==> inputs of trial 21 <==
==> flow/design.v <==
`timescale 1ns/1ps
module fir(
	input			clk_100k,
	input			rst_n,
	input 	signed [8:0]	samp_in,
	output 	signed [8:0]	fir_out	
);
wire	signed [15:0]	b[0:20];
reg	signed [8:0]	samp[0:20]; 
wire signed [24:0]	mult[0:20];
wire signed [33:0]	sum;
assign b[0] = 16'h0312;
assign b[1] = 16'h03F8;
assign b[2] = 16'h0694;
assign b[3] = 16'h0AAD;
assign b[4] = 16'h0FE6;
assign b[5] = 16'h15BC;
assign b[6] = 16'h1B9F;
assign b[7] = 16'h20F9;
assign b[8] = 16'h2539;
assign b[9] = 16'h27F6;
assign b[10] = 16'h28E9;
assign b[11] = 16'h27F6;
assign b[12] = 16'h2539;
assign b[13] = 16'h20F9;
assign b[14] = 16'h1B9F;
assign b[15] = 16'h15BC;
assign b[16] = 16'h0FE6;
assign b[17] = 16'h0AAD;
assign b[18] = 16'h0694;
assign b[19] = 16'h03F8;
assign b[20] = 16'h0312;
integer i;
always @(posedge clk_100k or negedge rst_n) begin
	if(!rst_n) begin
		for(i=20;i>=0;i=i-1)begin
			samp[i] <= 0;
		end
	end
	else begin  
		for(i=20;i>0;i=i-1)begin
			samp[i] <= samp[i-1];
		end
		samp[0] <= samp_in;
	end
end
genvar j;
for(j=0;j<=20;j=j+1)begin
	assign mult[j] = $signed(samp[j])*$signed(b[j]);
end
assign sum = mult[0]+mult[1]+mult[2]+mult[3]+mult[4]+mult[5]+mult[6]+mult[7]+mult[8]+mult[9]+mult[10]+mult[11]+mult[12]+mult[13]+mult[14]+mult[15]+mult[16]+mult[17]+mult[18]+mult[19]+mult[20];
assign fir_out = sum[24:16];
endmodule
==> flow/run.sh <==
#!/bin/bash
# the make line also repeats each setting of config.mk as NAME=value (left out here)
make -C /OpenROAD-flow-scripts/flow DESIGN_CONFIG=/design/flow/config.mk WORK_HOME=/design/flow/orfs CLKGATE_MAP_FILE= finish
==> flow/config.mk <==
export PLATFORM = sky130hd
export DESIGN_NAME = fir
export DESIGN_NICKNAME = fir
export VERILOG_FILES = /design/flow/design.v
export SDC_FILE = /design/flow/constraint.sdc
export NUM_CORES = 4
export LEC_CHECK = 0
export ABC_AREA = 1
export CAP_MARGIN = 20
export CELL_PAD_IN_SITES_GLOBAL_PLACEMENT = 0
export CORE_ASPECT_RATIO = 1.47
export CORE_MARGIN = 2
export CORE_UTILIZATION = 70
export CTS_CLUSTER_SIZE = 43
export GPL_ROUTABILITY_DRIVEN = 1
export MIN_ROUTING_LAYER = met1
export PLACE_DENSITY_LB_ADDON = 0.21
export SETUP_SLACK_MARGIN = 3.86
export SLEW_MARGIN = 20
==> flow/constraint.sdc <==
create_clock -name core_clock -period 15.5 [get_ports {clk_100k}]
set_input_delay 3.1000 -clock core_clock [delete_from_list [all_inputs] [get_ports {clk_100k}]]
set_output_delay 3.1000 -clock core_clock [all_outputs]
set_load 0.01 [all_outputs]
==> inputs of build 36, as changes to trial 21 <==
Settings changed: CELL_PAD_IN_SITES_GLOBAL_PLACEMENT 0 to default, CORE_ASPECT_RATIO 1.47 to default, CORE_UTILIZATION 70 to 72, CTS_CLUSTER_SIZE 43 to default, GPL_ROUTABILITY_DRIVEN 1 to default, MAX_ROUTING_LAYER from default to met4, MIN_ROUTING_LAYER met1 to default, PLACE_DENSITY_LB_ADDON 0.21 to 0.01, SETUP_SLACK_MARGIN 3.86 to 1.16.
==> flow/constraint.sdc (replaced) <==
create_clock -name core_clock -period 4.5 [get_ports {clk_100k}]
set_input_delay 0.9000 -clock core_clock [delete_from_list [all_inputs] [get_ports {clk_100k}]]
set_output_delay 0.9000 -clock core_clock [all_outputs]
set_load 0.01 [all_outputs]
==> results <==
metric	trial 21	build 36
Share of cell area taken by multi-input logic gates	0.759	0.680
Clkbuf count	19	17
Largest stage delay, worst path	0.66 ns	0.77 ns
Setup ws final	0.528 ns	-9.18 ns
Post-detail-place hpwl	134000 um	155000 um
Full die area	80300 um2	78000 um2
Vias in the first global route	41200	50100
Final tally of setup violations	0	9
Seq. cell area	4790 um2	4740 um2
Largest net degree at the start of global routing	73	88
CP Capture Point	fir_out[3]	fir_out[8]
Fillcell total	5353	3423
Worst R2R Path Depth	0	1
Run status	complete, no violations	complete, but fails checks
Violated checks	-	setup timing
GRT Util Overall	0.405	0.544
Post-layout period usage of the worst path	0.966	3.04
Fraction of area in non-clock buffers	0.0184	0.118
Total wirelength of the detailed-routed design	153000 um	207000 um
Horizontal die dimension	234 um	279 um
Average wire per cell in the routed design	23.3 um	27.8 um
Vias per cell	5.61	6.17

* * *

==> job 7830: inputs <==
// fir: RTL as listed in full above, without the edits since
make LEC_CHECK=0 CAP_MARGIN=20 CORE_MARGIN=2 CORE_UTILIZATION=43 SLEW_MARGIN=20 finish   # period 15.8 ns
run.sh (not shown) runs the stock make flow with config.mk's settings and CLKGATE_MAP_FILE=.
==> job 7624: changes against job 7830 <==
- CAP_MARGIN: 20 -> 15
- CORE_UTILIZATION: 43 -> 72
- SETUP_SLACK_MARGIN: not set -> -0.89
==> flow/constraint.sdc (replaced) <==
create_clock -name core_clock -period 13.4 [get_ports {clk_100k}]
set_input_delay 2.6800 -clock core_clock [delete_from_list [all_inputs] [get_ports {clk_100k}]]
set_output_delay 2.6800 -clock core_clock [all_outputs]
set_load 0.01 [all_outputs]
==> job 4840: changes against job 7830 <==
- ABC_AREA: not set -> 1
- CAP_MARGIN: 20 -> 40
- CORE_ASPECT_RATIO: not set -> 1.16
- CORE_UTILIZATION: 43 -> 72
- CTS_CLUSTER_DIAMETER: not set -> 178
- CTS_CLUSTER_SIZE: not set -> 98
- SETUP_SLACK_MARGIN: not set -> 2.65
- TNS_END_PERCENT: not set -> 5
==> flow/constraint.sdc (replaced) <==
create_clock -name core_clock -period 9.16 [get_ports {clk_100k}]
set_input_delay 1.8320 -clock core_clock [delete_from_list [all_inputs] [get_ports {clk_100k}]]
set_output_delay 1.8320 -clock core_clock [all_outputs]
set_load 0.01 [all_outputs]
==> job 4297: changes against job 7830 <==
- ABC_AREA: not set -> 1
- CORE_UTILIZATION: 43 -> 72
- CTS_CLUSTER_DIAMETER: not set -> 93
- CTS_CLUSTER_SIZE: not set -> 75
- MAX_ROUTING_LAYER: not set -> met4
- PLACE_DENSITY_LB_ADDON: not set -> 0.01
- SETUP_SLACK_MARGIN: not set -> 0.61
==> flow/constraint.sdc (replaced) <==
create_clock -name core_clock -period 4.5 [get_ports {clk_100k}]
set_input_delay 0.9000 -clock core_clock [delete_from_list [all_inputs] [get_ports {clk_100k}]]
set_output_delay 0.9000 -clock core_clock [all_outputs]
set_load 0.01 [all_outputs]
==> impl_metrics.toml <==
# flow metrics
[timing]
fin_ws_ns = -4.72
setup_viol = 9
skew_ns = 0.0270

[status]
status = "failed layout checks"
failed_checks = "negative setup slack"

[yosys]
simple_gate_share = 0.0476

[layout]
combGateArea_mm2 = 0.0448

[drt]
drtIter0Drc = 3421

[global_route]
track_usage = 0.466

[floorplan]
die_w_um = 260
[end of results for job 4840]
==> impl_metrics.toml <==
# flow metrics
[status]
status = "failed layout checks"
failed_checks = "negative setup slack"

[cts]
clock_latency_ns = 0.53

[timing]
min_period_over_period = 1.13
setup_viol = 9
skew_ns = 0.0226
drv_slew = 0
fin_ws_ns = -1.69

[floorplan]
die_w_um = 277

[global_route]
track_usage = 0.428

[drt]
drtIter0Drc = 2941

[layout]
comb_cells = 3204
combGateArea_mm2 = 0.0439
buffers = 747

[worst_setup_path]
critPathBufInv = 9
crit_path_top_delay_cell = "fa_2"

[yosys]
synthAdderAreaFrac = 0.688
simple_gate_share = 0.0297
[end of results for job 7624]
==> impl_metrics.toml <==
# flow metrics
[yosys]
simple_gate_share = 0.0476

[status]
status = "failed layout checks"
failed_checks = "negative setup slack"

[global_route]
grt_max_degree = 88

[drt]
drtIter0Drc = 6147

[timing]
setup_viol = 9
skew_ns = 0.0204
fin_ws_ns = -9.18

[placement]
dp_slack_ns = -8.35

[layout]
combGateArea_mm2 = 0.0446

[floorplan]
initial_utilization = 0.731
die_w_um = 279
[end of results for job 4297]
==> impl_metrics.toml <==
# flow metrics
[cts]
cts_max_path_buffers = 2
post-cts-setup-buffers = 7

[drt]
drtIter0Drc = 1636

[status]
status = "no timing/DRC/antenna violations"

[floorplan]
fp-row-count = 129
die_w_um = 357
dieHeight_um = 357

[layout]
combGateArea_mm2 = 0.0436
comb_cells = 3204

[yosys]
simple_gate_share = 0.0297
syn_nets = 7272

[timing]
skew_ns = 0.0167
setup_viol = 0
rsz0062_at_grt = "true"
fin_ws_ns = 0.270

[global_route]
track_usage = 0.228
[end of results for job 7830]

* * *

==> run a <==
RTL: the design.v shown in full above, as it stands there.
Settings: LEC_CHECK=0, ABC_AREA=1, CAP_MARGIN=20, CELL_PAD_IN_SITES_GLOBAL_PLACEMENT=1, CORE_ASPECT_RATIO=0.84, CORE_MARGIN=2, CORE_UTILIZATION=72, CTS_CLUSTER_DIAMETER=217, CTS_CLUSTER_SIZE=74, GPL_ROUTABILITY_DRIVEN=1, MAX_ROUTING_LAYER=met4, MIN_ROUTING_LAYER=met1, PLACE_DENSITY_LB_ADDON=0.21, SLEW_MARGIN=0; clock period 9.44 ns.
==> run b (differences from run a) <==
==> flow/config.mk (replaced) <==
export PLATFORM = sky130hd
export DESIGN_NAME = fir
export DESIGN_NICKNAME = fir
export VERILOG_FILES = /design/flow/design.v
export SDC_FILE = /design/flow/constraint.sdc
export NUM_CORES = 4
export LEC_CHECK = 0
export CAP_MARGIN = 20
export CORE_MARGIN = 2
export CORE_UTILIZATION = 40
export SLEW_MARGIN = 20
==> flow/constraint.sdc (replaced) <==
create_clock -name core_clock -period 16.0 [get_ports {clk_100k}]
set_input_delay 3.2000 -clock core_clock [delete_from_list [all_inputs] [get_ports {clk_100k}]]
set_output_delay 3.2000 -clock core_clock [all_outputs]
set_load 0.01 [all_outputs]
==> results <==
metric                                                                   run a         run b
Violation tally from detailed-route iteration zero                        4988          1718
Detailed placement HPWL                                              144200 um     124700 um
Mapped Nets                                                               7683          7272
Number of warnings the tools reported                                      135           134
Area share of and-or/or-and cells after synthesis                       3.760%        4.820%
Simple logic cell fraction of the synthesized area                      4.764%        2.965%
Non-Clock Buffer Count                                                    1023           108
Sequential-to-total area share from yosys stat                          8.667%        8.819%
Routed length per placed instance                                     25.38 um      20.02 um
Routability cong.                                                        1.075        0.9308
Vias                                                                     44780         33050
Count of cells along the worst register-to-register path                     1             0
Initial antenna violation count                                             18             6
WL met1                                                               62360 um      62010 um
First-pass iteration count of the detailed router                           10             5
Grt met2 use                                                            72.27%        35.48%
Outcome                                                        failed layout checks  no timing/DRC/antenna violations
Reasons for failing layout checks                         negative setup slack             -
